build 13:
## figan_upconv
module figan_upconv #(
    parameter DATA_WIDTH = 16
)(
    input  wire clk,
    input  wire rst_n,
    input  wire valid_in,
    input  wire signed [DATA_WIDTH-1:0] data_in,
    output wire ready_out,
    output wire valid_out,
    output wire signed [DATA_WIDTH-1:0] data_out
);
clock: 8.98 ns
lec_check: 0
cap_margin: 15
core_margin: 2
core_utilization: 72
cts_cluster_size: 20
gpl_routability_driven: 0
gpl_timing_driven: 1
hold_slack_margin: 0.3
place_density_lb_addon: 0.0
setup_slack_margin: 1.15
slew_margin: 20
tns_end_percent: 65
run.sh (not shown) runs the stock make flow with config.mk's settings and CLKGATE_MAP_FILE=.
In build 13 the implementation ran to completion but is not tape-out ready, as the final checks report negative setup slack.
#### Input delta (build 89 over build 13)
Settings: CTS_CLUSTER_SIZE: 20 -> unset; TNS_END_PERCENT: 65 -> unset; GPL_ROUTABILITY_DRIVEN: 0 -> unset; GPL_TIMING_DRIVEN: 1 -> unset; SETUP_SLACK_MARGIN: 1.15 -> unset; PLACE_DENSITY_LB_ADDON: 0.0 -> unset; CORE_UTILIZATION: 72 -> 40; HOLD_SLACK_MARGIN: 0.3 -> unset; CAP_MARGIN: 15 -> 20; the clock period (ns, I/O delays scaled along): 8.98 -> 10.9.
--- outcome ---
- In summary, build 89 completed successfully, with a layout that passed the timing, DRC and antenna checks.
- Amount of wire on met3 after detailed routing (build 89 / build 13): 0.64
- Compared with build 13, build 89 shows a post-synthesis to final-layout area growth that is 4.1 points lower.
- The global-route met3 utilization number comes out higher for build 13 vs build 89.
- Diff build 13 -> build 89: clock share of power +1.5 points; die area higher.
[inputs] build 85 vs build 89
Settings: SETUP_SLACK_MARGIN: unset -> 1.0; CORE_UTILIZATION: 40 -> 70; the clock period (ns, I/O delays scaled along): 10.9 -> 8.97.
Summary of build 89 and build 85: one run falls short of a clean finish, namely build 85. Build 85 vs build 89: number of cells on the critical path up. Looking at global-route wire length before repair, build 85 sits above build 89. Changes observed in build 85 relative to build 89: final non-filler cell area rose 3.4%, diode insertion count for antenna repair saw a decrease. Looking at first element of the critical path, the dec2.conv_inst.win[5][3]$_DFFE_PN0P_ result is from build 89; the dec2.conv_inst.win[12][2]$_DFFE_PN0P_ one comes from build 85. Looking at destination of the critical timing path, the dec2.conv_inst.data_out[15]$_DFF_PN0_ result is from build 89; the dec2.conv_inst.data_out[14]$_DFF_PN0_ one comes from build 85. The final critical path time including I/O delays and setup of build 85 was superior to that of build 89. Re hold buffer count at CTS: no difference whatsoever between build 89 and build 85. Layout clock buffer count, build 85 vs build 89: up slightly.
### build 85 -> build 84
Settings: SETUP_SLACK_MARGIN now 0.28, was 1.0; CORE_UTILIZATION now 72, was 70; the clock period (ns, I/O delays scaled along) now 3.08, was 8.97.
Notes after the runs:
Build 84: flow complete, layout not clean; failing: negative setup slack
Ran to the end and failed final checks on negative setup slack: build 85.
Build 84 does worse than build 85 on final critical-path required period.
Build 85 and build 84 ended up with nearly the same number of multi-input combinational cells in the layout.
Going from build 85 to build 84, total wirelength of the detailed-routed design grows by about 30%.
Going from build 85 to build 84, the post-layout period usage of the worst path was found to have gone up by 210 points.
Total design power, build 85 and build 84: larger value in build 84
Build 84: final worst hold slack is 0.023 ns lower than what build 85 reported.
Diff build 85 -> build 84: total non-filler cell area in the finished layout went up about 6%; number of tap cells inserted now smaller; clock-buffer cell count shows a reduction of 28.
Side by side, worst endpoint data arrival time turned out higher in build 84 than in build 85.
Compared with build 85, build 84 shows post-CTS setup repair buffer count that has gone up by more than 100%.
> inputs changed (build 84 -> build 28)
Settings: a change of CORE_UTILIZATION from 72 to 68; a deleted SETUP_SLACK_MARGIN that had been 0.28; an added CTS_CLUSTER_DIAMETER of 247; a change of the clock period (ns, I/O delays scaled along) from 3.08 to 10.2.
==> comparison <==
- Across build 84 and build 28, a clean result was obtained everywhere but in build 84.
- Build 84: flow complete, layout not clean; failing: negative setup slack
- Relative to build 84, the growth of design area from synthesis to finish of build 28 is lower by 12 points.
- Relative to build 84, the sequential power measured on build 28 has decreased by more than half.
- Number of buffers and inverters on the critical path: build 28 vs build 84 down 2
- Taking build 84 as the reference, in build 28 number of antenna violations at the first check in global routing now sits lower, wire length on met2 now sits lower.
- Clock power in build 28 vs build 84: down about 70%
- Summary of the comparison: minimum hold slack is higher in build 28, relative to build 84.
- Changes observed in build 28 relative to build 84: critical path depth increased by 1 relative to the old numbers; clock network fraction of total power increased by 0.3 points relative to the old numbers.
- Build 28 vs build 84, launch point of the critical path: dec2.conv_inst.win[12][3]$_DFFE_PN0P_ vs dec2.conv_inst.win[12][13]$_DFFE_PN0P_
#### Input delta (build 55 over build 28)
Settings: an added ABC_AREA of 1; a deleted CTS_CLUSTER_DIAMETER that had been 247; an added SETUP_SLACK_MARGIN of 0.37; an added TNS_END_PERCENT of 5; a change of CORE_UTILIZATION from 68 to 72; a change of the clock period (ns, I/O delays scaled along) from 10.2 to 2.12.
Notes after the runs:
Build 55 did not finish; a tool error ended it in global routing. Higher number of hold-repair buffers added at the cts stage was reported by build 55, not build 28. In the reports for build 55 and build 28, the smaller synthesized chip area reported by yosys belongs to build 28. Re cell total in the yosys stat output: build 55 and build 28 aren't equal, and the higher value belongs to build 55. Build 55 vs build 28, gate count of the mapped netlist went up by 291. Relative to build 28, final weighted congestion in routability-driven placement has increased by 0.032 in build 55. Any difference in post-synthesis mux area share between build 28 and build 55 is small enough to ignore. Build 55 -> build 28: number of buffers on the longest clock path delta 0, exact match. Where HPWL after detailed placement is concerned, build 28 is better than build 55. When build 55 is set beside build 28, its height of the chip turns out to be 6.8 µm smaller.

---

Starting RTL as in the previous note.
==> flow/config.mk <==
export PLATFORM = sky130hd
export DESIGN_NAME = figan_upconv
export DESIGN_NICKNAME = figan_upconv
export VERILOG_FILES = /design/flow/design.v
export SDC_FILE = /design/flow/constraint.sdc
export NUM_CORES = 4
export LEC_CHECK = 0
export ABC_AREA = 1
export CAP_MARGIN = 0
export CORE_MARGIN = 2
export CORE_UTILIZATION = 72
export CTS_CLUSTER_SIZE = 10
export SETUP_SLACK_MARGIN = 1.46
export SLEW_MARGIN = 20
export TNS_END_PERCENT = 10
==> flow/constraint.sdc <==
create_clock -name core_clock -period 6.03 [get_ports {clk}]
set_input_delay 1.2060 -clock core_clock [delete_from_list [all_inputs] [get_ports {clk}]]
set_output_delay 1.2060 -clock core_clock [all_outputs]
set_load 0.01 [all_outputs]
The starting point produced a layout that fails on setup timing.
Next try:
Settings changed: CTS_CLUSTER_SIZE 10 to 13, SETUP_SLACK_MARGIN 1.46 to -0.32, TNS_END_PERCENT 10 to not set.
After rerunning:
- The new run reached the layout checks and failed them: setup timing
- global-route usage rises by 2.6 points
- first-iteration DRC count is higher by 15%
- core utilization goes up by 0.80 points
- setup slack improved by 57 ps
- critical path depth came out higher by 1
- area after synthesis stays the same
- total power grows by 0.76%
- synthesized cell count does not change
- via count rose by 2.3%
- sequential share of layout area fell by 0.31 points
- non-clock buffer count is higher by 59
Next try:
Settings changed: ABC_AREA 1 to not set, CAP_MARGIN 0 to 20, CORE_UTILIZATION 72 to 40, CTS_CLUSTER_SIZE 13 to not set, SETUP_SLACK_MARGIN -0.32 to not set.
Clock period 6.03 ns to 8.04 ns, I/O delays scaled along.
=>
- The new run reached the layout checks and failed them: setup timing
- die size climbs by well over a third
- wire length shrinks by a quarter to a third
- synthesized area came out lower by a few percent
- clock skew drops by 42 ps
- design area shrinks by a few percent
Next try:
Settings changed: ABC_AREA set to 1, CORE_UTILIZATION 40 to 70, CTS_CLUSTER_SIZE set to 89, PLACE_DENSITY_LB_ADDON set to 0.11, SETUP_SLACK_MARGIN set to 2.2.
Clock period 8.04 ns to 7.61 ns, I/O delays scaled along.
The new run ran to the end with violations: setup timing.
Count of clock-buffer cells in the layout decreases by 52.
Clock skew increases by 22 ps.
Cell area increases slightly.
Wire length increases by about a fifth.
Hold slack is better by 41 ps.
Next try:
Settings changed: CTS_CLUSTER_DIAMETER set to 250, CTS_CLUSTER_SIZE 89 to not set, SETUP_SLACK_MARGIN 2.2 to 1.79.
Clock period 7.61 ns to 6.05 ns, I/O delays scaled along.
=> The changed run completed, yet does not pass: setup timing. Die area is unchanged. Count of clock-buffer cells in the layout grows by 22. Final cell count grows by 1.1%. Total power grows by 26%. Via count grows by 2.8%. Clock power grows by 26%. Hold slack is worse by 74 ps.
Power is estimated from default activity; no workload was simulated.
